File: flow/config.mk
export PLATFORM = sky130hd
export DESIGN_NAME = attitude_estimation
export DESIGN_NICKNAME = attitude_estimation
export VERILOG_FILES = /design/flow/design.v
export SDC_FILE = /design/flow/constraint.sdc
export NUM_CORES = 4
export LEC_CHECK = 0
export CAP_MARGIN = 20
export CORE_MARGIN = 2
export CORE_UTILIZATION = 72
export CTS_CLUSTER_DIAMETER = 384
export SLEW_MARGIN = 20
File: flow/constraint.sdc
create_clock -name core_clock -period 7.03 [get_ports {clk}]
set_input_delay 1.4060 -clock core_clock [delete_from_list [all_inputs] [get_ports {clk}]]
set_output_delay 1.4060 -clock core_clock [all_outputs]
set_load 0.01 [all_outputs]
File: flow/design.v
`timescale 1ns / 1ps
module spi_controller(
    input clk,
    input reset,
    output reg sensor_select,
    output reg write_start,
    output reg [7:0] write_data,
    output reg [2:0] write_count_bytes,
    input write_ready
    );
    parameter GYRO = 0;
    parameter ACCL = 1;
    parameter state_init = 0;
    parameter state_idle = 1;
    parameter state_gyro_x = 2;
    parameter state_idle_1 = 3;
    parameter state_gyro_y = 4;
    parameter state_idle_2 = 5;
    parameter state_accl_x = 6;
    parameter state_idle_3 = 7;
    parameter state_accl_y = 8;
    parameter state_idle_4 = 9;
    parameter state_accl_z = 10;
    parameter state_idle_5 = 11;
    reg [3:0] current_state;
    reg [3:0] next_state;
    always @ (posedge clk) begin
        if (reset)
            current_state <= state_init;
        else
            current_state <= next_state;
        end
    always @ (*) begin
        next_state = current_state;
        case (current_state)
            state_init: begin
                next_state = state_idle;
                end
            state_idle: begin
                if (write_ready)
                    next_state = state_gyro_x;
                end
            state_gyro_x: begin
                next_state = state_idle_1;
                end
            state_idle_1: begin
                if (write_ready)
                    next_state = state_gyro_y;
                end
            state_gyro_y: begin
                next_state = state_idle_2;
                end
            state_idle_2: begin
                if (write_ready)
                    next_state = state_accl_x;
                end
            state_accl_x: begin
                next_state = state_idle_3;
                end
            state_idle_3: begin
                if (write_ready)
                    next_state = state_accl_y;
                end
            state_accl_y: begin
                next_state = state_idle_4;
                end
            state_idle_4: begin
                if (write_ready)
                    next_state = state_accl_z;
                end
            state_accl_z: begin
                next_state = state_idle_5;
                end
            state_idle_5: begin
                if (write_ready)
                    next_state = state_gyro_x;
                end
            endcase
        end
    always @ (*) begin
        case (current_state)
            state_init: begin
                sensor_select = 1'b0;
                write_start = 1'b0;
                write_data = 8'd0;
                write_count_bytes = 3'b0;
                end
            state_idle: begin
                sensor_select = 1'b0;
                write_start = 1'b0;
                write_data = 8'd0;
                write_count_bytes = 3'b0;
                end
            state_gyro_x: begin
                sensor_select = GYRO;
                write_start = 1'b1;
                write_data = 8'h02;
                write_count_bytes = 3'd3;
                end
            state_idle_1: begin
                sensor_select = GYRO;
                write_start = 1'b0;
                write_data = 8'h02;
                write_count_bytes = 3'd3;
                end
            state_gyro_y: begin
                sensor_select = GYRO;
                write_start = 1'b1;
                write_data = 8'h04;
                write_count_bytes = 3'd3;
                end
            state_idle_2: begin
                sensor_select = GYRO;
                write_start = 1'b0;
                write_data = 8'h04;
                write_count_bytes = 3'd3;
                end
            state_accl_x: begin
                sensor_select = ACCL;
                write_start = 1'b1;
                write_data = 8'h12;
                write_count_bytes = 3'd4;
                end
            state_idle_3: begin
                sensor_select = ACCL;
                write_start = 1'b0;
                write_data = 8'h12;
                write_count_bytes = 3'd4;
                end
            state_accl_y: begin
                sensor_select = ACCL;
                write_start = 1'b1;
                write_data = 8'h14;
                write_count_bytes = 3'd4;
                end
            state_idle_4: begin
                sensor_select = ACCL;
                write_start = 1'b0;
                write_data = 8'h14;
                write_count_bytes = 3'd4;
                end
            state_accl_z: begin
                sensor_select = ACCL;
                write_start = 1'b1;
                write_data = 8'h16;
                write_count_bytes = 3'd4;
                end
            state_idle_5: begin
                sensor_select = ACCL;
                write_start = 1'b0;
                write_data = 8'h16;
                write_count_bytes = 3'd4;
                end
            default: begin
                sensor_select = 1'b0;
                write_start = 1'b0;
                write_data = 8'd0;
                write_count_bytes = 3'b0;
                end
            endcase
        end
endmodule
`timescale 1ns / 1ps
module spi_interface(
    input div_clk,
    input reset,
    input sensor_select,
    input write_start,
    input [7:0] write_data,
    input [2:0] write_count_bytes,
    output reg write_ready,
    output wire read_ready,
    output wire [7:0] read_data,
    output wire SCLK,
    output wire MOSI,
    input  wire MISO_G,
    output wire SS_G,
    input  wire MISO_A,
    output wire SS_A
    );
    parameter GYRO = 0;
    parameter ACCL = 1;
    parameter state_init = 0;
    parameter state_idle = 1;
    parameter state_write_init = 2;
    parameter state_write_set_ss = 3;
    parameter state_write_hi = 4;
    parameter state_write_lo = 5;
    parameter state_write_done = 6;
    reg [3:0] current_state;
    reg [3:0] next_state;
    reg [7:0] shift_reg_tx;
    reg tx_reset;
    reg tx_parallel_load_enable;
    reg tx_shift_right_enable;
    reg [7:0] shift_reg_rx;
    reg rx_reset;
    reg rx_shift_left_enable;
    reg slave_select_gyro;
    reg slave_select_accl;
    reg shared_clk;
    reg [3:0] count;
    reg [2:0] count_bytes;
    reg count_reset;
    reg count_load;
    reg count_enable;
    reg count_done;
    reg count_bytes_done;
    always @ (posedge div_clk) begin
        if (reset)
            current_state <= state_init;
        else
            current_state <= next_state;
        end
    always @ (*) begin
        next_state = current_state;
        case (current_state)
            state_init: begin
                next_state = state_idle;
                end
            state_idle: begin
                if (write_start)
                    next_state = state_write_init;
                end
            state_write_init: begin
                next_state = state_write_set_ss;
                end
            state_write_set_ss: begin
                next_state = state_write_hi;
                end
            state_write_hi: begin
                if (count_bytes_done)
                    next_state = state_write_done;
                else
                    next_state = state_write_lo;
                end
            state_write_lo: begin
                next_state = state_write_hi;
                end
            state_write_done: begin
                next_state = state_idle;
                end
            default: begin
                next_state = state_init;
                end
            endcase
        end
    always @ (posedge div_clk) begin
        if (tx_reset)
            shift_reg_tx <= 8'd0;
        else if (tx_parallel_load_enable)
            shift_reg_tx <= write_data;
        else if (tx_shift_right_enable)
            shift_reg_tx <= {shift_reg_tx[6:0], 1'b0};
        if (rx_reset)
            shift_reg_rx <= 8'd0;
        else if (rx_shift_left_enable && (sensor_select == GYRO))
            shift_reg_rx <= {shift_reg_rx[6:0], MISO_G};
        else if (rx_shift_left_enable && (sensor_select == ACCL))
            shift_reg_rx <= {shift_reg_rx[6:0], MISO_A};
        if (count_reset) begin
            count <= 4'd0;
            count_bytes <= 3'd0;
            count_done <= 1'b0;
            count_bytes_done <= 1'b0;
            end
        else if (count_load) begin
            count <= 4'd15;
            count_bytes <= write_count_bytes;
            end
        else if (count_enable) begin
            count <= count - 1;
            count_done <= 1'b0;
            if (count == 4'd1 && (write_count_bytes != count_bytes))
                count_done <= 1'b1;
            if (count == 4'd0) begin
                count_bytes <= count_bytes - 1;
                end
            if (count_bytes == 3'd1 && count == 4'd2)
                count_bytes_done <= 1'b1;
            end
        end
    always @ (*) begin
            write_ready = 1'b0;
            tx_reset = 1'b0;
            tx_parallel_load_enable = 1'b0;
            tx_shift_right_enable = 1'b0;
            rx_reset = 1'b0;
            rx_shift_left_enable = 1'b0;
            slave_select_gyro = 1'b1;
            slave_select_accl = 1'b1;
            shared_clk = 1'b0;
            count_reset = 1'b0;
            count_load = 1'b0;
            count_enable = 1'b0;
            case (current_state)
                state_init: begin
                    tx_reset = 1'b1;
                    rx_reset = 1'b1;
                    count_reset = 1'b1;
                    end
                state_idle: begin
                    write_ready = 1'b1;
                    count_reset = 1'b1;
                    end
                state_write_init: begin
                    count_load = 1'b1;
                    tx_parallel_load_enable = 1'b1;
                    end
                state_write_set_ss: begin
                    rx_shift_left_enable = 1'b1;
                    if (sensor_select == GYRO)
                        slave_select_gyro = 1'b0;
                    else
                        slave_select_accl = 1'b0;
                    end
                state_write_hi: begin
                    shared_clk = 1'b1;
                    tx_shift_right_enable = 1'b1;
                    count_enable = 1'b1;
                    if (sensor_select == GYRO)
                        slave_select_gyro = 1'b0;
                    else
                        slave_select_accl = 1'b0;
                    end
                state_write_lo: begin
                    shared_clk = 1'b0;
                    rx_shift_left_enable = 1'b1;
                    count_enable = 1'b1;
                    if (sensor_select == GYRO)
                        slave_select_gyro = 1'b0;
                    else
                        slave_select_accl = 1'b0;
                    end
                state_write_done: begin
                    shared_clk = 1'b0;
                    count_enable = 1'b1;
                    if (sensor_select == GYRO)
                        slave_select_gyro = 1'b0;
                    else
                        slave_select_accl = 1'b0;
                    end
                endcase
            end
        assign MOSI = shift_reg_tx[7];
        assign SS_G = slave_select_gyro;
        assign SS_A = slave_select_accl;
        assign SCLK = shared_clk;
        assign read_ready = count_done;
        assign read_data = shift_reg_rx;
endmodule
`timescale 1ns / 1ps
module spi_master(
    input clk,
    input reset,
    output wire read_ready,
    output wire [7:0] read_data,
    output wire SCLK,
    output wire MOSI,
    input  wire MISO_G,
    output wire SS_G,
    input  wire MISO_A,
    output wire SS_A
    );
    wire sensor_select;
    wire write_start;
    wire [7:0] write_data;
    wire [2:0] write_count_bytes;
    wire write_ready;
    spi_controller controller(.clk(clk),
                              .reset(reset),
                              .sensor_select(sensor_select),
                              .write_start(write_start),
                              .write_data(write_data),
                              .write_count_bytes(write_count_bytes),
                              .write_ready(write_ready));
    spi_interface spi_if(.div_clk(clk),
                            .reset(reset),
                            .sensor_select(sensor_select),
                            .write_start(write_start),
                            .write_data(write_data),
                            .write_count_bytes(write_count_bytes),
                            .write_ready(write_ready),
                            .read_ready(read_ready),
                            .read_data(read_data),
                            .SCLK(SCLK),
                            .MOSI(MOSI),
                            .MISO_G(MISO_G),
                            .SS_G(SS_G),
                            .MISO_A(MISO_A),
                            .SS_A(SS_A));
endmodule
`timescale 1ns / 1ps
module spi_axis_bridge(
    input clk,
    input reset,
    input read_ready,
    input [7:0] read_data,
    input TREADY,
    output reg TVALID,
    output [103:0] TDATA
    );
    reg [103:0] register_buffer;
    reg [3:0] internal_counter;
    always @ (posedge clk) begin
        if (reset)
            register_buffer <= 104'd0;
        else if (read_ready)
            register_buffer <= {register_buffer[95:0], read_data};
        end
    always @ (posedge clk) begin
        if (reset)
            internal_counter <= 4'd0;
        else if (internal_counter == 4'd13)
            internal_counter <= 4'd0;
        else if (read_ready)
            internal_counter <= internal_counter + 1'b1;
        end
    always @ (posedge clk) begin
        if (reset)
            TVALID <= 1'b0;
        else if (internal_counter == 4'd13)
            TVALID <= 1'b1;
        else if (TVALID && TREADY)
            TVALID <= 1'b0;
        end
    assign TDATA = register_buffer;
endmodule
`timescale 1 ns / 1 ns
module preprocessor
          (clk,
           reset,
           RAW_GYRO_X,
           RAW_GYRO_Y,
           RAW_ACCL_X,
           RAW_ACCL_Y,
           RAW_ACCL_Z,
           GYRO_X,
           GYRO_Y,
           ACCL_X,
           ACCL_Y,
           ACCL_Z,
           TVALID,
           TREADY);
  input   clk;
  input   reset;
  input   signed [15:0] RAW_GYRO_X;   
  input   signed [15:0] RAW_GYRO_Y;   
  input   signed [15:0] RAW_ACCL_X;   
  input   signed [15:0] RAW_ACCL_Y;   
  input   signed [15:0] RAW_ACCL_Z;   
  output  signed [15:0] GYRO_X;   
  output  signed [15:0] GYRO_Y;   
  output  signed [15:0] ACCL_X;   
  output  signed [15:0] ACCL_Y;   
  output  signed [15:0] ACCL_Z;   
  input TVALID;
  output TREADY;
  assign TREADY = 1'b1;
  wire signed [30:0] Data_Type_Conversion6_out1;   
  wire signed [61:0] Gain8_mul_temp;   
  wire signed [16:0] Gain8_out1;   
  wire signed [33:0] Gain12_mul_temp;   
  wire signed [15:0] Gain12_out1;   
  reg signed [15:0] Unit_Delay_out1;   
  wire signed [30:0] Data_Type_Conversion1_out1;   
  wire signed [61:0] Gain2_mul_temp;   
  wire signed [16:0] Gain2_out1;   
  wire signed [33:0] Gain1_mul_temp;   
  wire signed [15:0] Gain1_out1;   
  reg signed [15:0] Unit_Delay1_out1;   
  wire signed [30:0] Data_Type_Conversion_out1;   
  wire signed [61:0] Gain3_mul_temp;   
  wire signed [16:0] Gain3_out1;   
  wire signed [33:0] Gain4_mul_temp;   
  wire signed [15:0] Gain4_out1;   
  reg signed [15:0] Unit_Delay2_out1;   
  wire signed [30:0] Data_Type_Conversion2_out1;   
  wire signed [61:0] Gain5_mul_temp;   
  wire signed [16:0] Gain5_out1;   
  wire signed [33:0] Gain6_mul_temp;   
  wire signed [15:0] Gain6_out1;   
  reg signed [15:0] Unit_Delay3_out1;   
  wire signed [30:0] Data_Type_Conversion3_out1;   
  wire signed [61:0] Gain7_mul_temp;   
  wire signed [16:0] Gain7_out1;   
  wire signed [33:0] Gain9_mul_temp;   
  wire signed [15:0] Gain9_out1;   
  reg signed [15:0] Unit_Delay4_out1;   
  assign Data_Type_Conversion6_out1 = {RAW_GYRO_X, 15'b000000000000000};
  assign Gain8_mul_temp = 31'sb0100000000000000100000000000001 * Data_Type_Conversion6_out1;
  assign Gain8_out1 = Gain8_mul_temp[60:44] + $signed({1'b0, Gain8_mul_temp[43] & (( ~ Gain8_mul_temp[61]) | (|Gain8_mul_temp[42:0]))});
  assign Gain12_mul_temp = 17'sb01111101000000000 * Gain8_out1;
  assign Gain12_out1 = Gain12_mul_temp[31:16] + $signed({1'b0, Gain12_mul_temp[15] & (( ~ Gain12_mul_temp[33]) | (|Gain12_mul_temp[14:0]))});
  always @(posedge clk)
    begin : Unit_Delay_process
      if (reset == 1'b1) begin
        Unit_Delay_out1 <= 16'sb0000000000000000;
      end
      else if (TREADY && TVALID) begin
        Unit_Delay_out1 <= Gain12_out1;
      end
    end
  assign GYRO_X = Unit_Delay_out1;
  assign Data_Type_Conversion1_out1 = {RAW_GYRO_Y, 15'b000000000000000};
  assign Gain2_mul_temp = 31'sb0100000000000000100000000000001 * Data_Type_Conversion1_out1;
  assign Gain2_out1 = Gain2_mul_temp[60:44] + $signed({1'b0, Gain2_mul_temp[43] & (( ~ Gain2_mul_temp[61]) | (|Gain2_mul_temp[42:0]))});
  assign Gain1_mul_temp = 17'sb01111101000000000 * Gain2_out1;
  assign Gain1_out1 = Gain1_mul_temp[31:16] + $signed({1'b0, Gain1_mul_temp[15] & (( ~ Gain1_mul_temp[33]) | (|Gain1_mul_temp[14:0]))});
  always @(posedge clk)
    begin : Unit_Delay1_process
      if (reset == 1'b1) begin
        Unit_Delay1_out1 <= 16'sb0000000000000000;
      end
      else if (TREADY && TVALID) begin
        Unit_Delay1_out1 <= Gain1_out1;
      end
    end
  assign GYRO_Y = Unit_Delay1_out1;
  assign Data_Type_Conversion_out1 = {RAW_ACCL_X, 15'b000000000000000};
  assign Gain3_mul_temp = 31'sb0100000000000000100000000000001 * Data_Type_Conversion_out1;
  assign Gain3_out1 = Gain3_mul_temp[60:44] + $signed({1'b0, Gain3_mul_temp[43] & (( ~ Gain3_mul_temp[61]) | (|Gain3_mul_temp[42:0]))});
  assign Gain4_mul_temp = 17'sb01011101110000000 * Gain3_out1;
  assign Gain4_out1 = Gain4_mul_temp[31:16] + $signed({1'b0, Gain4_mul_temp[15] & (( ~ Gain4_mul_temp[33]) | (|Gain4_mul_temp[14:0]))});
  always @(posedge clk)
    begin : Unit_Delay2_process
      if (reset == 1'b1) begin
        Unit_Delay2_out1 <= 16'sb0000000000000000;
      end
      else if (TREADY && TVALID) begin
        Unit_Delay2_out1 <= Gain4_out1;
      end
    end
  assign ACCL_X = Unit_Delay2_out1;
  assign Data_Type_Conversion2_out1 = {RAW_ACCL_Y, 15'b000000000000000};
  assign Gain5_mul_temp = 31'sb0100000000000000100000000000001 * Data_Type_Conversion2_out1;
  assign Gain5_out1 = Gain5_mul_temp[60:44] + $signed({1'b0, Gain5_mul_temp[43] & (( ~ Gain5_mul_temp[61]) | (|Gain5_mul_temp[42:0]))});
  assign Gain6_mul_temp = 17'sb01011101110000000 * Gain5_out1;
  assign Gain6_out1 = Gain6_mul_temp[31:16] + $signed({1'b0, Gain6_mul_temp[15] & (( ~ Gain6_mul_temp[33]) | (|Gain6_mul_temp[14:0]))});
  always @(posedge clk)
    begin : Unit_Delay3_process
      if (reset == 1'b1) begin
        Unit_Delay3_out1 <= 16'sb0000000000000000;
      end
      else if (TREADY && TVALID) begin
        Unit_Delay3_out1 <= Gain6_out1;
      end
    end
  assign ACCL_Y = Unit_Delay3_out1;
  assign Data_Type_Conversion3_out1 = {RAW_ACCL_Z, 15'b000000000000000};
  assign Gain7_mul_temp = 31'sb0100000000000000100000000000001 * Data_Type_Conversion3_out1;
  assign Gain7_out1 = Gain7_mul_temp[60:44] + $signed({1'b0, Gain7_mul_temp[43] & (( ~ Gain7_mul_temp[61]) | (|Gain7_mul_temp[42:0]))});
  assign Gain9_mul_temp = 17'sb01011101110000000 * Gain7_out1;
  assign Gain9_out1 = Gain9_mul_temp[31:16] + $signed({1'b0, Gain9_mul_temp[15] & (( ~ Gain9_mul_temp[33]) | (|Gain9_mul_temp[14:0]))});
  always @(posedge clk)
    begin : Unit_Delay4_process
      if (reset == 1'b1) begin
        Unit_Delay4_out1 <= 16'sb0000000000000000;
      end
      else if (TREADY && TVALID) begin
        Unit_Delay4_out1 <= Gain9_out1;
      end
    end
  assign ACCL_Z = Unit_Delay4_out1;
endmodule
`timescale 1ns / 1ps
module attitude_estimation(
    input clk,
    input reset,
    output SCLK,
    output MOSI,
    input  MISO_G,
    output SS_G,
    input  MISO_A,
    output SS_A,
    output [15:0] gyro_x,
    output [15:0] gyro_y,
    output [15:0] accl_x,
    output [15:0] accl_y,
    output [15:0] accl_z
    );
    wire read_ready;
    wire [7:0] read_data;
    wire TREADY;
    wire TVALID;
    wire [103:0] TDATA;
    spi_master master (.clk(clk),
                       .reset(reset),
                       .read_ready(read_ready),
                       .read_data(read_data),
                       .SCLK(SCLK),
                       .MOSI(MOSI),
                       .MISO_G(MISO_G),
                       .SS_G(SS_G),
                       .MISO_A(MISO_A),
                       .SS_A(SS_A));
    spi_axis_bridge bridge (.clk(clk),
                            .reset(reset),
                            .read_ready(read_ready),
                            .read_data(read_data),
                            .TREADY(TREADY),
                            .TVALID(TVALID),
                            .TDATA(TDATA));
    preprocessor preprocessor (.clk(clk),
                               .reset(reset),
                               .RAW_GYRO_X({TDATA[95:88], TDATA[103:96]}),
                               .RAW_GYRO_Y({TDATA[79:72], TDATA[87:80]}),
                               .RAW_ACCL_X({TDATA[55:48], TDATA[63:56]}),
                               .RAW_ACCL_Y({TDATA[31:24], TDATA[39:32]}),
                               .RAW_ACCL_Z({TDATA[7:0], TDATA[15:8]}),
                               .GYRO_X(gyro_x),
                               .GYRO_Y(gyro_y),
                               .ACCL_X(accl_x),
                               .ACCL_Y(accl_y),
                               .ACCL_Z(accl_z),
                               .TREADY(TREADY),
                               .TVALID(TVALID));
endmodule
File: flow/run.sh
#!/bin/bash
# the make line also repeats each setting of config.mk as NAME=value (left out here)
make -C /OpenROAD-flow-scripts/flow DESIGN_CONFIG=/design/flow/config.mk WORK_HOME=/design/flow/orfs CLKGATE_MAP_FILE= finish
==> results.txt, run 1 <==
Implementation status.

- The last stage reached is clock tree synthesis.
- The prevailing post-synth register cell is dfxtp_1.
- Of the total synthesized cell area, the portion taken by XOR and XNOR cells is 8.827%.
- The synthesized netlist cell count is 4628.
- In this run, the synthesized area fraction spent on and/or/nand/nor cells is recorded as 13.13%.
- The most frequently used library cell after synthesis is inv_1.
- The die is 240.4 um tall.
- The synthesized netlist contains 90 unique library cells.
- The yosys synthesis warning count is 4.
- The flow did not finish.
- The final weighted congestion of routability-driven global placement is roughly 0.99.
- The sequential fraction of the synthesis area is 11.39%.
- The yosys stat chip area is 0.04024 mm^2.
- The number of nets at floorplan is around 5800.
- In this run the standard cell core region covers 0.05520 mm^2.
- The die area is 0.05779 mm^2.
- The area share of fa/ha/maj cells after synthesis is 41.91%.
- ha_1 takes more of the synthesized area than any other cell.
- The share of synthesized registers carrying an async set or reset is 0%.
- The multiplexer area fraction after synthesis is 3.470%.
- The mean instance size in the synthesized netlist is ~8.7 um^2.
- The report lists the number of standard-cell rows as 86.
- Sorting the synthesized cells by area gives the leading types as ha_1 (23%), fa_1 (19%), dfxtp_1 (11%).
- After synthesis, the largest area contributor takes up 23.01% of total cell area.
- In this run the count of I/O pins placed on the die edge is 88.
- The placement report lists the number of port buffers as just under 90.
- After synthesis, the largest family of logic cells by area is adder cells.
- The instance area after placement is 0.05282 mm^2.
- After synthesis the cells add up to a little over 0.04 mm^2.
- The die is 240.4 um wide.
- At the floorplan stage, the core utilization is reported as 72.90%.
- The number of standard cells reported by yosys is roughly 4600.
- Note, the detailed placer reported a final HPWL of around 130000 um.
- After synthesis, the most frequently instantiated cells are inv_1 (744), ha_1 (740), fa_1 (380), nor2_1 (363), xnor2_1 (238).
- The first error in the log reads "[ERROR DPL-0038] Utilization greater than 100%, impossible to legalize".
- Yosys reported a register bit count of around 230.
- In this run, the synthesized area fraction spent on AND-OR/OR-AND gates is recorded as 13.01%.
- The post-synth count of flops with an enable pin is 0.
through the flow:
stage | setup slack [ps] | hold slack, ps | instances | utilization (%)
detailed placement | -5011 | 475.0 | 6605 | 95.69
global placement | -4202 | 439.6 | 6605 | 95.69
floorplan | -3820 | 414.5 | 4628 | -
==> inputs of run 2 (changes only) <==
ABC_AREA = 1   (was default)
CTS_CLUSTER_DIAMETER = default   (was 384)
CTS_CLUSTER_SIZE = 72   (was default)
PLACE_DENSITY_LB_ADDON = 0.01   (was default)
SETUP_SLACK_MARGIN = -0.64   (was default)
clock period = 8.96 ns   (was 7.03 ns; I/O delays follow)
==> results.txt, run 2 <==
Implementation status.

- After synthesis, flip-flops and latches occupy 10.60% of the total area.
- After synthesis, the most frequently instantiated cells are inv_1 (1250), nand2_1 (1095), ha_1 (740), nor2_1 (716), fa_1 (380).
- The last stage reached is clock tree synthesis.
- The number of distinct library cell variants in the gate-level netlist after synthesis is 72.
- By area the synthesized netlist is led by ha_1 (21%), fa_1 (18%), inv_1 (11%).
- In the floorplan report the effective utilization is 73.02%.
- The overall die size recorded for this design is 0.06206 mm^2.
- The biggest combinational cell group after synthesis is adder cells.
- The area fraction of the largest cell type after synthesis is 21.40%.
- Post-synth the commonest register cell is dfxtp_1.
- The count of standard-cell rows is 89.
- Summing the areas of all xor and xnor instances in the mapped netlist gives under 10% of the synthesized area.
- The most instantiated library cell after synthesis is inv_1.
- The share of synthesized registers carrying an async set or reset is 0%.
- The netlist area before placement is 0.04326 mm^2.
- The cell taking the most area after synthesis is ha_1.
- Per the gpl log, the routability congestion estimate is 1.051.
- The synthesized design contains 0 enable-type register cells.
- Port buffering added 87 buffers.
- The synthesized netlist was found by Yosys to have 6093 cells.
- The number of nets at floorplan is approximately 7200.
- The vertical extent of the die is 249.1 um.
- Detailed placement finished with a half-perimeter wire length of 132100 um.
- The mean instance size in the synthesized netlist is 7.100 um^2.
- Of the total synthesized cell area, the portion taken by AND, OR, NAND and NOR gates is 24.72%.
- The area share of fa/ha/maj cells after synthesis is roughly 40%.
- The total area inside the core boundary comes to 0.05924 mm^2.
- The number of ports placed on the die boundary is 88.
- The yosys stat chip area is 0.04326 mm^2.
- The synthesis run shows multiplexers occupying 0.04628% of the cell area.
- The compound-cell area share of the yosys netlist is 8.758%.
- Per the synth log, the flip-flop and latch total comes to ~230.
- The first error in the log reads "[ERROR DPL-0038] Utilization greater than 100%, impossible to legalize".
- The synthesized netlist cell count is 6093.
- According to the floorplan report, the die width is 249.1 um.
- The flow did not finish.
- The Yosys step of the flow raised 4 warnings.
-- run 2: metrics by stage --
| step | setup TNS [ps] | hold WS, ps | worst slack (ps) | cells | cell area (um^2) |
|---|---|---|---|---|---|
| after floorplan | -33540 | 401.3 | -645.7 | 6093 | 43660 |
| after global placement | -55790 | 407.0 | -1105 | 8203 | 55170 |
| after detailed placement | -114510 | 416.5 | -1884 | 8203 | 55170 |
==> inputs of run 3 (changes only) <==
ABC_AREA = default   (was 1)
CORE_UTILIZATION = 70   (was 72)
CTS_CLUSTER_SIZE = default   (was 72)
PLACE_DENSITY_LB_ADDON = default   (was 0.01)
SETUP_SLACK_MARGIN = 0.8   (was -0.64)
clock period = 5.97 ns   (was 8.96 ns; I/O delays follow)
==> results.txt, run 3 <==
Implementation status.

- The most instantiated library cell after synthesis is inv_1.
- Ranked by total cell area, the synthesized netlist is headed by ha_1 (23%), fa_1 (19%), dfxtp_1 (11%).
- The last stage reached is clock tree synthesis.
- Counting every instance in the synthesized netlist gives 4628.
- Ranked by instance count, the synthesized netlist is headed by inv_1 (744), ha_1 (740), fa_1 (380), nor2_1 (363), xnor2_1 (238).
- RePlAce ended its routability-driven mode at a weighted congestion of 0.9795.
- The worst-case setup slack after placement is -6010 ps.
- The netlist area before placement is approximately 0.040 mm^2.
- The average instance in the mapped netlist occupies 8.695 um^2.
- The warning tally printed by Yosys for this design is 4.
- The number of ports placed on the die boundary is 88.
- The cell-mix breakdown from Yosys lists the compound-gate area share as between 10% and 20%.
- The share of synthesized cell area in and, or, nand and nor gates is 13.13%.
- The share of synthesized registers carrying an async set or reset is 0%.
- Sequential elements use a little under an eighth of the synthesized area.
- The tool reported: "[ERROR DPL-0038] Utilization greater than 100%, impossible to legalize".
- The number of cells reported by Yosys stat comes to about 4600.
- According to the floorplan report, the die height is 243.8 um.
- Post-synthesis, Yosys gives the total cell area as 0.04024 mm^2.
- Yosys reported a register bit count of about 230.
- The cell taking the most area after synthesis is ha_1.
- The placed instance count is around 6600.
- The report lists the number of standard-cell rows as 87.
- The biggest combinational cell group after synthesis is adder cells.
- The number of port buffers is 87.
- In this run the standard cell core region covers 0.05660 mm^2.
- In the placement report, post-DP HPWL is listed as 116300 um.
- Yosys mapped a number of flops with a built-in enable equal to 0.
- The area fraction of the largest cell type after synthesis is 23.01%.
- The instance area after placement is 0.05279 mm^2.
- The number of nets at floorplan is about 5800.
- The share of the core area taken by cells at floorplan is 71.09%.
- The horizontal die dimension is 243.8 um.
- The synthesis report names the predominant flop master as dfxtp_1.
- The run stopped with a tool error.
- The xor-xnor portion of the synthesized cell area is under 10%.
- Per the synthesis report, the adder-cell share of the synthesized area is 41.91%.
- The multiplexer area fraction after synthesis is 3.470%.
- The number of distinct library cell variants in the gate-level netlist after synthesis is 90.
- The die area is 0.05942 mm^2.
## run 3: metrics by stage
step / TNS, ps / util (%)
2_1_floorplan: -337070 / -
3_3_place_gp: -377710 / 93.26
3_5_place_dp: -417130 / 93.26
==> inputs of run 4 (changes only) <==
CORE_UTILIZATION = 59   (was 70)
SETUP_SLACK_MARGIN = default   (was 0.8)
clock period = 8.19 ns   (was 5.97 ns; I/O delays follow)
==> results.txt, run 4 <==
Synthesis and place-and-route results.

- The horizontal die dimension is between 200 and 300 um.
- OpenROAD reports that the post-layout worst path occupies 137.7% of the period.
- On the worst setup and hold paths after CTS, the clock-pin slew comes to 70 ps.
- The mean instance size in the synthesized netlist is 8.695 um^2.
- Per the synthesis report, the XOR/XNOR share of the synthesized area is between 8 and 9%.
- The number of different library cells used by synthesis comes to about 90.
- The worst endpoint required time is roughly 8700 ps.
- The worst hold path endpoint is master.spi_if.shift_reg_rx[7].
- The critical path arrival is 11800 ps.
- The number of max-slew violations in the final report is 0.
- Per the log, the first TritonRoute iteration ended with a DRC count of between 2000 and 2500.
- The final timing report gives a worst setup slack of -3085 ps.
- The count of vias placed by the detailed router is 38040.
- The share of synthesized registers carrying an async set or reset is 0%.
- The global-route usage over all layers is roughly a third.
- The post-synth tally of flip-flops with integrated enable is 0.
- Looking at the critical path, the single cell with the biggest stage delay is fa_1.
- The depth of the worst register-to-register path is 52.
- Per the skew report, the later register of the worst-skew pair sees a clock latency of about 610 ps.
- The layout net count is 7156.
- The script parses the final routing iteration and logs DRC violations as 0.
- The yosys stat chip area is 0.04024 mm^2.
- The initial antenna violation count came to 0.
- The vertical die dimension reported for this design is 265.2 um.
- For flop-to-flop paths, the worst setup slack is -3090 ps.
- The reasons given for failing layout checks are setup timing.
- The category of cells accounting for the largest share of critical-path delay is adder cells.
- The area share of fa/ha/maj cells after synthesis is 41.91%.
- The half-perimeter wire length after detailed placement is around 91000 um.
- According to the I/O placement log, the pin count is slightly below 90.
- The critical path capture point is preprocessor.Unit_Delay2_out1[14].
- The total combinational power is 0.0313 mW.
- In this run the tools logged warnings totalling 64.
- The launch point of the worst hold path is master.spi_if.shift_reg_rx[7].
- The CTS report gives the tree buffer count as 30.
- The path type of the worst min-delay path is flop to flop.
- STA classifies the critical path startpoint as a flop.
- The number of port buffers is 87.
- The cell occurring most often along the worst timing path is ha_4.
- The via count of the first global-routing pass is 39550.
- The sequential share of power is 44.1%.
- Among all flip-flop cells after synthesis, the most frequent one is dfxtp_1.
- The compound-cell area share of the yosys netlist is 13.01%.
- The timing report notes that buffer and inverter cells on the critical path total 8.
- The smallest clock period supported by the final layout is computed as 11280 ps.
- The clock tree from TritonCTS is yes.
- The number of nets at floorplan is 5752.
- The maximum level of the CTS H-tree is 1.
- The residual overflow from global routing is 0.
- The biggest combinational cell group after synthesis is adder cells.
- The critical path class is flop to flop.
- The global-route wire length before repair is ~190000 um.
- At the pin with the least slew margin, the transition time is ~1000 ps.
- The cell taking the most area after synthesis is ha_1.
- The worst-case clock skew is 12.87 ps.
- The multiplexer area fraction after synthesis is 3.470%.
- The worst setup path is captured at a flop.
- The flow reports that combinational logic draws 1.2% of the design power.
- The launch instance of the worst register-to-register path is bridge.register_buffer[55].
- Entering global routing, the biggest net connects just over 90 pins.
- By area the synthesized netlist is led by ha_1 (23%), fa_1 (19%), dfxtp_1 (11%).
- Dividing total power by cell area gives a power density of 44.60 mW/mm^2.
- Per the timing report, the achievable frequency comes out to 88.69 MHz.
- The most instantiated library cell after synthesis is inv_1.
- The net switching power is 0.6313 mW.
- The total number of cells along the worst setup path is 52.
- The core region is 0.06740 mm^2.
- RePlAce ended its routability-driven mode at a weighted congestion of 0.9439.
- Summed over the clock group, the power is 1.39 mW.
- The worst-case setup slack after placement is -3250 ps.
- The critical path launch point is bridge.register_buffer[55].
- The total of max-cap violations is 0.
- Measured against its own limit, the worst slew margin works out to 33.65%.
- The power dissipated in sequential cells is 1.12 mW.
- The via density per instance is roughly 5.5.
- Clock tree synthesis found a total of 229 sinks.
- Setup repair after global routing could not meet its margin everywhere.
- For this run, the register share of the synthesized area comes to 11.39%.
- The root buffer cell chosen for the clock tree is clkbuf_16.
- The worst hold path was traced through 2 stages.
- The share of power burned in the clock network is 54.7%.
- Per the detail_route report, routed wire per instance is roughly 17 um.
- The total of flip-flops plus latches after synthesis is around 230.
- The end of the worst register-to-register path is preprocessor.Unit_Delay2_out1[14].
- VDD sags by at most 173.8 uV.
- After synthesis, the most frequently instantiated cells are inv_1 (744), ha_1 (740), fa_1 (380), nor2_1 (363), xnor2_1 (238).
- The flow ran to the end, but the layout failed its checks.
- The post-route worst hold slack is 455.7 ps.
- The final antenna diode tally reported by the flow is 0.
- The longest clock path from root to sink contains 3 buffers.
- The netlist area before placement is 0.04024 mm^2.
- The synthesized netlist cell count is between 4000 and 5000.
- The number of standard cells reported by yosys is approximately 4600.
- The count of standard-cell rows is 95.
- Per the finish-stage timing summary, setup violations number 80.
- The timing report gives the biggest stage delay along the critical path as around 590 ps.
- The power report puts the leakage power at between 30 and 40 nW.
- Of all power groups, the one with the highest power is the clock network.
- Per the synthesis report, the single largest cell type by area occupies 23.01% of cell area.
- In the power breakdown, the internal column shows 1.908 mW.
- Once the floorplan was initialized, standard cells occupied 59.71% of the core.
- The yosys synthesis warning count is 4.
- Per the timing report, the biggest fanout along the worst path comes to 5.
- The residual antenna-violating net count after detailed routing is 0.
- The die area is 0.07031 mm^2.
- The layout has 4026 filler cells.
- The share of synthesized cell area in and, or, nand and nor gates is 13.13%.
- Wires add up to 117200 um.
- Per the breakdown, switching nets consume 24.86% of all power.
- The count of endpoints failing hold in the final timing report is 0.
- The first detailed-routing pass took 6 iterations.
- The area growth from synthesis to layout is 41.49%.
==> run 4: metrics by stage <==
stage                     instances  utilization, %  cell area, um^2  total power, mW  setup TNS (ps)
after global placement         6734           78.64            53000            1.173         -196510
after detailed placement       6734           78.64            53000            1.174         -210480
after global routing           6929           84.48            56940            2.600         -236030
final                          6929           84.48            56940            2.540         -202580
after CTS                      6895           82.97            55920            2.551         -189620
after floorplan                4628               -            42000            1.165         -159470
==> run 4: final cells by class <==
type	count	area, um^2	area share (%)
flip-flops and latches	229	4613	8.102
clock inverters	16	210.2	0.3692
repair buffers	1506	11740	20.61
inverters	745	2824	4.960
multi-input cells	3520	35640	62.60
clock buffers	40	819.5	1.439
well taps	873	1092	1.918
==> run 4: what timing repair did <==
item                       in CTS  in global routing
pin swaps                     260                153
buffers inserted              112                 38
hold buffers                    0                  0
gates resized                 209                149
gates cloned                    0                  0
setup endpoints to repair      80                 80
==> run 4: layer usage <==
metal	wire [um]	vias to the layer above	track usage, %
met5	0	-	0
met4	3266	0	7.864
met3	4937	228	2.768
met2	58190	821	58.59
met1	50850	18430	42.42
li1	-	18550	-
==> inputs of run 5 (changes only) <==
ABC_AREA = 0   (was default)
CORE_UTILIZATION = 72   (was 59)
GPL_ROUTABILITY_DRIVEN = 1   (was default)
GPL_TIMING_DRIVEN = 1   (was default)
MAX_ROUTING_LAYER = met4   (was default)
PLACE_DENSITY_LB_ADDON = 0.0   (was default)
SETUP_SLACK_MARGIN = 2.73   (was default)
TNS_END_PERCENT = 40   (was default)
clock period = 9.52 ns   (was 8.19 ns; I/O delays follow)
==> results.txt, run 5 <==
Implementation status.

- The xor-xnor portion of the synthesized cell area is 8.827%.
- Per the post-place timing report, worst setup slack is -2151 ps.
- The number of ports placed on the die boundary is 88.
- The run stopped with a tool error.
- The area share of fa/ha/maj cells after synthesis is 41.91%.
- The biggest combinational cell group after synthesis is adder cells.
- According to the floorplan report, the total die area is 0.05779 mm^2.
- The synthesis run shows the most used standard cells to be inv_1 (744), ha_1 (740), fa_1 (380), nor2_1 (363), xnor2_1 (238).
- The horizontal die dimension is 240.4 um.
- The floorplan core area is 0.05520 mm^2.
- The yosys stat chip area is ~0.04 mm^2.
- The vertical extent of the die is 240.4 um.
- The sequential fraction of the synthesis area is 11.39%.
- The net count after synthesis is 5752.
- For reference, the mux area share after synthesis is about 3.5%.
- Summed over all instances, the cell type with the most area after synthesis is ha_1.
- By area the synthesized netlist is led by ha_1 (23%), fa_1 (19%), dfxtp_1 (11%).
- The yosys synthesis warning count is 4.
- The most instantiated library cell after synthesis is inv_1.
- The first error in the log reads "[ERROR DPL-0038] Utilization greater than 100%, impossible to legalize".
- Averaged over all synthesized cells, the footprint is around 8.7 um^2.
- The synthesized netlist cell count is 4628.
- The post-synth tally of flip-flops with integrated enable is 0.
- The cell area that synthesis handed to floorplanning was 0.04024 mm^2.
- In this run, the synthesized area fraction spent on and/or/nand/nor cells is recorded as 13.13%.
- The synthesis report names the predominant flop master as dfxtp_1.
- The count of standard-cell rows is 86.
- The compound-cell area share of the yosys netlist is 13.01%.
- The initial core utilization is 72.90%.
- Counting flops with an async set or reset pin after synthesis yields a share of 0%.
- The last stage reached is clock tree synthesis.
- The share of synthesized area in the top cell type comes to between 20 and 25%.
- The placed instance count is roughly 6500.
- Detailed placement ended at an HPWL of 119400 um.
- The total of flip-flops plus latches after synthesis is 229.
- The congestion estimate from routability-driven global placement came to 0.9832.
- The number of distinct library cell variants in the gate-level netlist after synthesis is 90.
- For this design, Yosys synthesis ends with a cell count of roughly 4600.
- Port buffering added 87 buffers.
==> run 5: metrics by stage <==
| step | power (mW) | hold slack (ps) | cell area (um^2) |
|---|---|---|---|
| 3_3_place_gp | 1.007 | 440.9 | 51830 |
| 2_1_floorplan | 1.002 | 414.5 | 41520 |
| 3_5_place_dp | 1.010 | 447.5 | 51830 |
==> inputs of run 6 (changes only) <==
CORE_UTILIZATION = 68   (was 72)
CTS_CLUSTER_SIZE = 34   (was default)
PLACE_DENSITY_LB_ADDON = default   (was 0.0)
SETUP_SLACK_MARGIN = default   (was 2.73)
clock period = 15.1 ns   (was 9.52 ns; I/O delays follow)
==> results.txt, run 6 <==
Synthesis and place-and-route results.

- The run finished with no timing, DRC or antenna violations.
- Counting the buffers created by CTS gives 25.
- Post-CTS timing repair inserted 0 buffers for setup.
- The layout report lists the combined flip-flop and latch area as roughly 0.0046 mm^2.
- The setup slack of the worst register-to-register path is ~1400 ps.
- The core region is 0.05880 mm^2.
- The count of tool warnings is 63.
- In the global route stage, overall resource usage came out at 29.06%.
- For reference, the top cells by area after synthesis are ha_1 (23%), fa_1 (19%), dfxtp_1 (11%).
- The most instantiated library cell after synthesis is inv_1.
- According to the I/O placement log, the pin count is 88.
- The biggest combinational cell group after synthesis is adder cells.
- The timing report notes that buffer and inverter cells on the critical path total 5.
- The setup total negative slack is 0 ps.
- The die area is between 0.06 and 0.07 mm^2.
- The upper clock frequency limit is 72.93 MHz.
- The capture point of the critical path was reported as preprocessor.Unit_Delay3_out1[3].
- TritonCTS built the clock tree.
- At the end of the flow, the number of nets in the layout was 5741.
- The area share of fa/ha/maj cells after synthesis is 41.91%.
- The synthesized design contains 0 enable-type register cells.
- Per the breakdown, switching nets consume between 20% and 30% of all power.
- Global routing finished with a remaining overflow of 0.
- The post-detailed-routing wire length is 86470 um.
- The prevailing post-synth register cell is dfxtp_1.
- ha_1 takes more of the synthesized area than any other cell.
- The compound-cell area share of the yosys netlist is 13.01%.
- The maximum ir drop on the vdd rail is 102.7 uV.
- The sequential share of power is 49.4%.
- Per the detail_route report, inserted antenna diodes total 0.
- The tightest slew margin relative to the limit is 32.06%.
- Per the CTS log, the maximum H-tree level is 1.
- The launch instance of the worst register-to-register path is bridge.register_buffer[31].
- The multiplexer area fraction after synthesis is 3.470%.
- For the clock group, total power comes out at 0.608 mW.
- Synthesis handed over a netlist of 4628 instances.
- The final non-filler cell area is 0.04246 mm^2.
- After synthesis, flip-flops and latches occupy 11.39% of the total area.
- The initial core utilization is between 60% and 70%.
- Per the detail_route report, DRC violations left total 0.
- After detailed placement, the total cell area comes to 0.04163 mm^2.
- The horizontal die dimension is ~250 um.
- The vertical extent of the die is 247.3 um.
- The cell depth of the worst hold path is 1.
- Max-slew check failures listed in the final report amount to 0.
- The share of synthesized registers carrying an async set or reset is 0%.
- The combinational power reported by the tool is 0.0155 mW.
- The worst hold path endpoint is master.spi_if.current_state[5].
- The min-delay analysis places its worst path in the category flop to flop.
- According to the timing report, the arrival time at the worst endpoint equals 14100 ps.
- Total power for the finished layout comes to 1.231 mW.
- The insertion delay at the late pin of the worst-skew pair is 540 ps.
- The combinational group share of total power is about 1.3%.
- The delay of the slowest cell on the worst path is 580 ps.
- The category of cells accounting for the largest share of critical-path delay is adder cells.
- The xor-xnor portion of the synthesized cell area is 8.827%.
- The transition time recorded at the tightest slew-check pin is 1012 ps.
- In this run the worst path has a maximum fanout of 19.
- Each instance of the synthesized netlist takes up on average around 8.7 um^2.
- The number of gates resized after CTS was 0.
- The CTS log lists the clock sinks for this run as 229.
- The Yosys step of the flow raised 4 warnings.
- The report counts max-capacitance violations totalling 0.
- STA lists the startpoint of the worst hold path as master.spi_if.count_bytes_done.
- The final worst-path cycle share is 90.80%.
- Setup repair after global routing left no endpoint under its margin.
- The multi-input combinational cells in the finished layout cover a total of 0.03234 mm^2.
- For the worst reg-to-reg path, the endpoint reported by OpenROAD is preprocessor.Unit_Delay3_out1[3].
- The initial antenna violation count is 0.
- The maximum root-to-sink buffer count is 3.
- Synthesis instantiated 90 different standard cells from the library.
- The commonest cells after synthesis are inv_1 (744), ha_1 (740), fa_1 (380), nor2_1 (363), xnor2_1 (238).
- Looking at the setup timing report, the critical path kind is flop to flop.
- The cell occurring most often along the worst timing path is ha_1.
- Per the finish-stage timing summary, setup violations number 0.
- The placed instance count is 5362.
- The total power density per cell area is 28.99 mW/mm^2.
- The buffer type at the clock tree root is clkbuf_16.
- The area growth from synthesis to layout is 5.516%.
- The via density per instance is 5.822.
- The largest net degree at the start of global routing is 118.
- After the first detailed-routing iteration, the DRC count stood at 1694.
- The total of flip-flops plus latches after synthesis is 229.
- The share of power burned in the clock network is 49.4%.
- Counting I/O delays and the setup requirement, the final critical path takes 13710 ps.
- The clock transition at the register clock pins on the worst setup and hold paths after CTS is 60 ps.
- The via count of the first global-routing pass is 30170.
- The netlist area before placement is 0.04024 mm^2.
- The final cell utilization of the core is between 70% and 80%.
- The first detailed-routing pass took 7 iterations.
- The synthesized netlist devotes around an eighth of its cell area to simple gates.
- In this run, power in flip-flops and latches comes to 0.608 mW.
- The net switching power in the latest report is 0.2774 mW.
- The depth of the worst register-to-register path is 56.
- In this run the number of cells on the critical path is about 56.
- The clock arrives with between 8 and 9 ps of skew.
- Yosys stat counts about 4600 cells in the synthesized netlist.
- The global-route wire length before repair is 145200 um.
- The mean routed wirelength per cell is 15.99 um.
- The largest power group is sequential cells.
- The placement report lists the number of port buffers as 87.
- Summed over all cells, the static leakage comes to 22.58 nW.
- For this run, the chip area from Yosys synthesis comes to 0.04024 mm^2.
- The kind of launch point of the worst setup path is a flop.
- The residual antenna-violating net count after detailed routing is 0.
- The number of fill cells is about 4700.
- The area fraction of the largest cell type after synthesis is 23.01%.
- The half-perimeter wire length after detailed placement is 71920 um.
- The number of hold buffers added after CTS is 0.
- The final weighted congestion of routability-driven global placement is 0.9275.
- The count of vias placed by the detailed router is about 31000.
- Excluding fillers, the count of instances in the completed layout stands at 5408.
- The kind of end point of the critical path is a flop.
- The cell type of the slowest stage on the worst timing path is dfxtp_2.
- The internal cell power is 0.9534 mW.
- The number of nets in the synthesized netlist is about 5800.
- The final hold violation count recorded for this run is 0.
- The worst endpoint required time is 15490 ps.
- The floorplan has 89 rows.
- The critical path launch point is bridge.register_buffer[31].
[run 6: metrics by stage]
step,hold WS (ps),setup slack [ps]
floorplan,414.5,2598
global placement,431.7,1675
detailed placement,435.2,1266
CTS,472.8,1232
global route,486.3,297.8
finish,464.1,1389
[run 6: routing by layer]
layer / vias to the layer above / GRT usage, % / part of all wire [%]
met5: - / - / 0
met1: 15000 / 39.85 / 48
met3: 106 / 2.399 / 3.8
met2: 614 / 47.72 / 47
met4: 0 / 5.002 / 1.7
li1: 15770 / - / -
[run 6: final cells by class]
class	count	share of cell area (%)
timing repair buffer	96	2.222
clock inverter	15	0.3094
sequential	229	10.82
multi-input combinational	3520	76.17
clock buffer	30	1.612
tap	773	2.278
inverter	745	6.586
==> inputs of run 7 (changes only) <==
CORE_UTILIZATION = 41   (was 68)
CTS_CLUSTER_SIZE = default   (was 34)
GPL_TIMING_DRIVEN = 0   (was 1)
HOLD_SLACK_MARGIN = 0.22   (was default)
PLACE_DENSITY_LB_ADDON = 0.25   (was default)
clock period = 10.2 ns   (was 15.1 ns; I/O delays follow)
==> results.txt, run 7 <==
Synthesis and place-and-route results.

- The run finished, with violations left.
- Failing layout checks were recorded as setup timing.
- According to the timing report, the critical path is launched from bridge.register_buffer[31].
- Sorting the Yosys area breakdown by cell type puts at the top ha_1.
- In this run, power in the clock network comes to around 0.99 mW.
- The tightest slew margin relative to the limit is 28.00%.
- The setup total negative slack is -57610 ps.
- The OpenROAD report gives the critical path a required time of between 10000 and 15000 ps.
- Recorded from the global router log, the overflow total was 0.
- In this run, placement finished with an instance count of 5991.
- By count the netlist is led by inv_1 (744), ha_1 (740), fa_1 (380), nor2_1 (363), xnor2_1 (238).
- Switching power as a fraction of the total was reported as 24.13%.
- The cell type of the slowest stage on the worst timing path is fa_2.
- During I/O placement, the number of pins put on the boundary was 88.
- The power dissipated in sequential cells is 0.896 mW.
- By instance count, the cell type seen most on the critical path is buf_4.
- The count of tool warnings is between 60 and 70.
- The cell-mix breakdown from Yosys lists the compound-gate area share as 13.01%.
- Of all power groups, the one with the highest power is the clock network.
- The via density per instance is around 5.3.
- The netlist area before placement is 0.04024 mm^2.
- Relative to the synthesized area, the layout overhead comes to 23.13%.
- The maximum level of the CTS H-tree is 1.
- The most instantiated library cell after synthesis is inv_1.
- The first global-routing pass estimated 171700 um of wire.
- For reference, the final report shows the max-slew violation count at 0.
- The floorplan core area is 0.09699 mm^2.
- The biggest combinational cell group after synthesis is adder cells.
- The post-layout total power is ~1.9 mW.
- The critical path class is flop to flop.
- The net switching power is 0.4645 mW.
- The setup slack of the worst register-to-register path is -1490 ps.
- The vertical extent of the die is 317.3 um.
- The gate-level netlist out of Yosys references 90 unique cell types.
- Counting I/O delays and the setup requirement, the final critical path takes 11690 ps.
- The largest net degree at the start of global routing is 16.
- The launch point of the worst hold path is master.spi_if.count_bytes_done.
- The report counts max-capacitance violations totalling 0.
- The instance area after placement is around 0.044 mm^2.
- Of all flip-flops after synthesis, the portion carrying an async set or reset was 0%.
- In this run, synthesis inferred 0 flip-flops with an integrated enable.
- The layout stage reports a final design area of 0.04955 mm^2.
- The half-perimeter wire length after detailed placement is 84800 um.
- The repair_antennas step left the layout with diodes totalling 0.
- The final weighted congestion of routability-driven global placement is 0.9348.
- The buffer type at the clock tree root is clkbuf_16.
- The clock transition at the register clock pins on the worst setup and hold paths after CTS is 60 ps.
- The cell depth of the worst hold path is 1.
- Cells fill 51.08% of the core in the end.
- The number of clock buffers inserted by TritonCTS is 25.
- The power report attributes to the combinational group a share of 1.8%.
- The xor-xnor portion of the synthesized cell area is 8.827%.
- The buffer_ports step reported a buffer count of 87.
- Per the post-route antenna check, the number of violating nets is 0.
- The final instance count without filler cells is ~6300.
- The first detailed-routing pass ran for 5 iterations.
- The worst hold path endpoint is master.spi_if.current_state[5].
- The final worst-path cycle share is 114.6%.
- The multiplexer area fraction after synthesis is 3.470%.
- The kind of launch point of the worst setup path is a flop.
- The largest driver fanout on the critical path is 7.
- The layout has 9013 filler cells.
- The proportion of netlist area held by the largest area contributor is 23.01%.
- At floorplan, the net count of the design was reported as 5752.
- The final report lists the setup-violating endpoint count as about 75.
- The maximum ir drop on the vdd rail is between 100 and 150 uV.
- The leakage component of the power is between 20 and 25 nW.
- The number of hold buffers added after CTS is 0.
- The power report lists cell-internal power as 1.461 mW.
- The critical path in the final layout is reported with a setup slack of -1489 ps.
- Looking at the reg2reg group, the worst path ends at preprocessor.Unit_Delay3_out1[12].
- The clock tree from TritonCTS is yes.
- The total combinational power is 0.0352 mW.
- The initial antenna violation count is 3.
- The upper clock frequency limit is 85.55 MHz.
- The total number of clock tree sinks is 229.
- The pin slew with the least headroom to its limit is 1080 ps.
- The count of endpoints failing hold in the final timing report is 0.
- Per the post-run analysis, buffers plus inverters along the critical path come to 17.
- The worst-case clock skew is approximately 40 ps.
- The synthesized netlist cell count is 4628.
- The Yosys step of the flow raised 4 warnings.
- The category of cells accounting for the largest share of critical-path delay is adder cells.
- Summing the areas of all fa, ha and maj instances in the mapped netlist gives 41.91% of the synthesized area.
- The yosys stat chip area is 0.04024 mm^2.
- Ranked by total cell area, the synthesized netlist is headed by ha_1 (23%), fa_1 (19%), dfxtp_1 (11%).
- For this run, design rule violations remaining after detail routing come to 0.
- Global routing consumed, over all layers together, between 20% and 30% of the routing resources.
- Following the worst setup path forward leads to its endpoint at preprocessor.Unit_Delay3_out1[12].
- The share of synthesized cell area in and, or, nand and nor gates is about an eighth.
- The layout net count is 6081.
- On the critical path the data arrives at 12130 ps.
- STA lists the startpoint of the worst register-to-register path as bridge.register_buffer[31].
- The wire length recorded after detailed routing is 106500 um.
- The kind of end point of the critical path is a flop.
- The die is 317.3 um wide.
- OpenSTA, run right after detailed placement, puts the worst setup slack at -3250 ps.
- Per the log, the first TritonRoute iteration ended with a DRC count of about 1800.
- The share of power burned in the clock network is 51.6%.
- Averaged over all synthesized cells, the footprint is approximately 8.7 um^2.
- The sequential share of power is a little under half.
- The die area is 0.1007 mm^2.
- The insertion delay at the late pin of the worst-skew pair is 570 ps.
- Once the floorplan was initialized, standard cells occupied 41.49% of the core.
- In the final routed layout, each cell accounts on average for 17.04 um.
- The total number of cells along the worst setup path is 61.
- Per STA, the highest per-stage delay on the worst path measures 570 ps.
- The post-route worst hold slack is approximately 450 ps.
- In this run the worst hold path is classified as flop to flop.
- The count of vias placed by the detailed router is 33380.
- For this run, the register share of the synthesized area comes to 11.39%.
- CTS reports a maximum clock tree buffer depth of 3.
- The number of standard cells reported by yosys is about 4600.
- The total power density per cell area is 38.85 mW/mm^2.
- In the synthesized netlist the dominant register cell turns out to be dfxtp_1.
- The depth of the worst register-to-register path is 61.
- The via count of the first global-routing pass is approximately 33000.
- Setup repair after global routing could not meet its margin everywhere.
- For reference, the placement row count at floorplan is ~110.
- The post-synth register bit count is 229.
==> run 7: timing repair <==
| item | 4_1_cts | 5_1_grt |
|---|---|---|
| gates resized | 373 | 169 |
| buffers inserted | 176 | 67 |
| endpoints found under the setup margin | 80 | 80 |
| pin swaps | 246 | 175 |
==> run 7: area by class of cell <==
type                       instances  area (um^2)  share of cell area [%]
buffer                           107        474.2                  0.9570
timing repair buffer             329         2821                   5.694
clock inverter                    15        191.4                  0.3864
multi-input combinational       3520        36340                   73.34
inverter                         745         2816                   5.684
tap                             1276         1597                   3.222
clock buffer                      31        678.2                   1.369
sequential                       229         4633                   9.351
==> run 7: routing by layer <==
metal  global-route usage [%]  wire [um]  vias to the layer above
met5                        -          0                        -
met4                    3.041       1485                        0
met3                    2.204       5035                       92
met2                    34.37      48650                      633
met1                    29.98      51350                    16280
li1                         -          -                    16380
==> inputs of run 8 (changes only) <==
ABC_AREA = 1   (was 0)
CORE_UTILIZATION = 72   (was 41)
CTS_CLUSTER_DIAMETER = 207   (was default)
GPL_TIMING_DRIVEN = 1   (was 0)
HOLD_SLACK_MARGIN = -0.09   (was 0.22)
PLACE_DENSITY_LB_ADDON = 0.03   (was 0.25)
clock period = 9.11 ns   (was 10.2 ns; I/O delays follow)
==> results.txt, run 8 <==
Implementation status.

- The flow did not finish.
- The stage where the run came to a stop is clock tree synthesis.
- The tool reported: "[ERROR DPL-0033] detailed placement checks failed during check placement".
- The post-synth tally of flip-flops with integrated enable is 0.
- Counting instances in the post-synthesis netlist gives the leading cell types as inv_1 (1250), nand2_1 (1095), ha_1 (740), nor2_1 (716), fa_1 (380).
- The biggest combinational cell group after synthesis is adder cells.
- In this run the cell area of the synthesized design comes to between 0.04 and 0.05 mm^2.
- The total area inside the core boundary comes to 0.05924 mm^2.
- The final weighted congestion of routability-driven global placement is about 1.1.
- After synthesis the netlist holds a flip-flop and latch count of 229.
- The die covers roughly 0.062 mm^2.
- The compound-cell area share of the yosys netlist is slightly below 9%.
- After synthesis, the mean cell area works out to 7.100 um^2.
- The xor-xnor portion of the synthesized cell area is 5.059%.
- Per the post-synthesis report, the number of cells in the design is 6093.
- The synthesis report names the predominant flop master as dfxtp_1.
- The count of standard-cell rows is 89.
- The worst-case setup slack after placement is -1165 ps.
- The cell taking the most area after synthesis is ha_1.
- The netlist uses 72 different library cells.
- At the floorplan stage, the core utilization is reported as 73.02%.
- Measured along the y axis, the die boundary spans 249.1 um.
- The number of port buffers is 87.
- During synthesis, Yosys emitted a total of 4 warnings.
- The multiplexer area fraction after synthesis is 0.04628%.
- After Yosys synthesis, and, or, nand and nor cells account for 24.72% of the synthesized area.
- The stat command in Yosys gives a chip area of 0.04326 mm^2.
- Of the synthesized area, sequential elements account for 10.60%.
- The proportion of netlist area held by the largest area contributor is 21.40%.
- By area the synthesized netlist is led by ha_1 (21%), fa_1 (18%), inv_1 (11%).
- Of all flip-flops after synthesis, the portion carrying an async set or reset was 0%.
- The most instantiated library cell after synthesis is inv_1.
- The floorplan report gives the top-level pin count as 88.
- The wire-length estimate of the detail-placed layout is ~130000 um.
- In the Yosys report the total cell count is 6093.
- The area share of fa/ha/maj cells after synthesis is 38.99%.
- In this run the horizontal extent of the chip is around 250 um.
- At floorplan, the net count of the design was reported as between 7000 and 8000.
## run 8: through the flow
stage | area [um^2] | util [%] | cells | hold slack [ps]
3_5_place_dp | 54570 | 92.11 | 7997 | 419.8
3_3_place_gp | 54570 | 92.11 | 7997 | 420.3
2_1_floorplan | 44630 | - | 6093 | 401.3
==> inputs of run 9 (changes only) <==
ABC_AREA = default   (was 1)
CORE_UTILIZATION = 59   (was 72)
CTS_CLUSTER_DIAMETER = default   (was 207)
GPL_ROUTABILITY_DRIVEN = default   (was 1)
GPL_TIMING_DRIVEN = default   (was 1)
HOLD_SLACK_MARGIN = default   (was -0.09)
MAX_ROUTING_LAYER = default   (was met4)
PLACE_DENSITY_LB_ADDON = default   (was 0.03)
TNS_END_PERCENT = default   (was 40)
clock period = 8.39 ns   (was 9.11 ns; I/O delays follow)
==> results.txt, run 9 <==
Synthesis and place-and-route results.

- The flow ran to the end, but the layout failed its checks.
- The violated checks flagged are setup timing.
- The first global-routing pass estimated 189600 um of wire.
- The leakage power in the latest report is between 30 and 40 nW.
- Port buffering added 87 buffers.
- The power report lists cell-internal power as 1.853 mW.
- In the power breakdown, the biggest contributor is the clock network.
- The number of buffers and inverters on the critical path is 3.
- The number of warnings reported in the stage logs is 64.
- After detailed routing, the average wire length per cell comes to between 15 and 20 um.
- Counting pins that exceed their max-slew limit in the final report gives 0.
- The launch point of the worst hold path is master.spi_if.write_data[1].
- The kind of end point of the critical path is a flop.
- The critical path arrival is between 10000 and 15000 ps.
- The analysis reports a worst IR drop on VDD of 175.2 uV.
- The worst-case clock skew is 35.30 ps.
- The cell type that accounts for the most area after synthesis is ha_1.
- The switching component of the power was reported as between 0.6 and 0.7 mW.
- Registers take around 0.0046 mm^2.
- The overall die size recorded for this design is 0.07031 mm^2.
- The yosys synthesis warning count is 4.
- For this run, the detailed router reports a per-instance via density of between 5 and 6.
- The initial core utilization is 59.71%.
- The script parses the final routing iteration and logs DRC violations as 0.
- Setup repair after global routing could not meet its margin everywhere.
- In this run, the synthesized area fraction spent on and/or/nand/nor cells is recorded as 13.13%.
- The final worst-path cycle share is 133.3%.
- Clock tree synthesis inserted a total of 30 buffers.
- The timing report gives the worst reg2reg path a setup slack of -2790 ps.
- The clock transition at the register clock pins on the worst setup and hold paths after CTS is 70 ps.
- The netlist area before placement is 0.04024 mm^2.
- The critical path in the final layout is reported with a setup slack of -2790 ps.
- The switching portion of total power comes to 25.27%.
- The OpenROAD report gives the critical path a required time of 8870 ps.
- Per STA, the highest per-stage delay on the worst path measures 570 ps.
- Measured on the finished design, the core utilization comes to 85.17%.
- The proportion of netlist area held by the largest area contributor is 23.01%.
- The post-synth tally of flip-flops with integrated enable is 0.
- The number of nets handed over by synthesis was 5752.
- The horizontal die dimension is 265.2 um.
- Combinational power for this build is 0.0304 mW.
- STA classifies the critical path startpoint as a flop.
- Per the OpenROAD floorplan log, the area of the core is approximately 0.067 mm^2.
- By instance count, the leading cell after synthesis is inv_1.
- At the end of the flow, the number of nets in the layout was 7195.
- The post-detailed-routing wire length is 117800 um.
- The end of the worst register-to-register path is preprocessor.Unit_Delay3_out1[3].
- According to the timing report, the critical path is launched from bridge.register_buffer[31].
- The total number of clock tree sinks is ~230.
- Yosys reported a register bit count of 229.
- The number of violations reported at the end of detailed-routing iteration 0 is roughly 2000.
- The combinational group share of total power is roughly 1.2%.
- The cell occurring most often along the worst timing path is fa_1.
- The via count of the first global-routing pass is 39700.
- The floorplan has 95 rows.
- The global routing report lists combined usage of all routing layers as 32.47%.
- The multiplexer area fraction after synthesis is 3.470%.
- The number of iterations in the first detailed-routing pass is 6.
- Sequential cells burn 44.0% of the power.
- The launch instance of the worst register-to-register path is bridge.register_buffer[31].
- Hold repair after CTS inserted 0 buffers.
- At the pin with the least slew margin, the transition time is between 900 and 1000 ps.
- The combinational cell area excluding buffers and inverters is 0.03581 mm^2.
- After synthesis, the largest family of logic cells by area is adder cells.
- The critical path class is flop to flop.
- The total of max-cap violations is 0.
- Among cell families on the critical path, the largest total delay comes from adder cells.
- Sorting the synthesized cells by how often they occur yields inv_1 (744), ha_1 (740), fa_1 (380), nor2_1 (363), xnor2_1 (238).
- Setup slack on the worst path after placement came out at -3083 ps.
- The buffer type at the clock tree root is clkbuf_16.
- The clock period minus final worst setup slack is 11180 ps.
- The sequential fraction of the synthesis area is 11.39%.
- roughly 90 I/O pins were placed.
- Of the total power, the clock network draws 54.7%.
- The share of synthesized registers carrying an async set or reset is 0%.
- The residual overflow from global routing is 0.
- Fill cells in the final layout number 3933.
- Ranked by total cell area, the synthesized netlist is headed by ha_1 (23%), fa_1 (19%), dfxtp_1 (11%).
- The initial antenna violation count is 1.
- The maximum level of the CTS H-tree is 1.
- The area growth from synthesis to layout is 42.65%.
- Per the synthesis report, the adder-cell share of the synthesized area is 41.91%.
- Summed over the clock group, the power is 1.36 mW.
- The end-of-flow timing check tallies setup violations at approximately 80.
- The insertion delay at the late pin of the worst-skew pair is ~630 ps.
- In this run, distinct cell masters in the synthesized netlist total 90.
- The most critical setup path has its endpoint at preprocessor.Unit_Delay3_out1[3].
- The count of endpoints failing hold in the final timing report is 0.
- The path type of the worst min-delay path is flop to flop.
- TritonCTS built the clock tree.
- The worst register-to-register path depth is about 52.
- Overall power consumption after layout is estimated at 2.480 mW.
- The upper clock frequency limit is 89.45 MHz.
- After synthesis, the mean cell area works out to 8.695 um^2.
- The cell depth of the worst hold path is 2.
- The tightest slew margin relative to the limit is 34.55%.
- The largest driver fanout on the critical path is 6.
- The half-perimeter wire length after detailed placement is 90800 um.
- The count of vias placed by the detailed router is ~38000.
- The prevailing post-synth register cell is dfxtp_1.
- The slowest stage of the critical path belongs to the cell fa_2.
- Per the post-route antenna check, the number of violating nets is 0.
- The maximum root-to-sink buffer count is 3.
- The number of standard cells reported by yosys is 4628.
- The compound-cell area share of the yosys netlist is 13.01%.
- In this run the power density over the cells is approximately 43 mW/mm^2.
- Entering global routing, the biggest net connects 80 pins.
- The STA report counts the stages on the worst setup path as between 50 and 60.
- The vertical die dimension reported for this design is 265.2 um.
- The worst hold path endpoint is master.spi_if.shift_reg_tx[1].
- The power dissipated in sequential cells is 1.09 mW.
- The xor-xnor portion of the synthesized cell area is 8.827%.
- The final weighted congestion recorded by global placement is 0.9432.
- Synthesis produced a netlist whose cell count is around 4600.
- The yosys stat chip area is between 0.04 and 0.05 mm^2.
-- run 9: cell type report --
class                      count  share of cell area [%]
timing repair buffer        1545                   20.95
antenna                        1                0.004359
tap                          873                   1.903
inverter                     745                   4.920
sequential                   229                   8.039
clock inverter                21                  0.4229
multi-input combinational   3520                   62.39
clock buffer                  35                   1.375
-- run 9: repair_timing --
| action | 4_1_cts | 5_1_grt |
|---|---|---|
| buffers inserted | 126 | 61 |
| cloned | 0 | 0 |
| endpoints found under the setup margin | 80 | 80 |
| hold endpoints to repair | 0 | 0 |
| resized | 222 | 157 |
| pin swaps | 275 | 145 |
-- run 9: layer usage --
layer / GRT usage, % / part of all wire (%)
met5: 0 / 0
met4: 9.406 / 2.9
met3: 3.638 / 4.4
met2: 58.05 / 50
met1: 41.29 / 43
-- run 9: per-stage QoR --
step / std cells / hold slack [ps] / cell area, um^2 / setup TNS (ps)
after detailed placement: 6741 / 444.2 / 53060 / -193550
final: 6969 / 463.1 / 57400 / -184200
after global routing: 6968 / 478.2 / 57400 / -217850
after floorplan: 4628 / 414.5 / 42000 / -143470
after global placement: 6741 / 436.9 / 53060 / -180140
after CTS: 6917 / 457.3 / 56200 / -168230
Power and IR drop assume default switching activity.
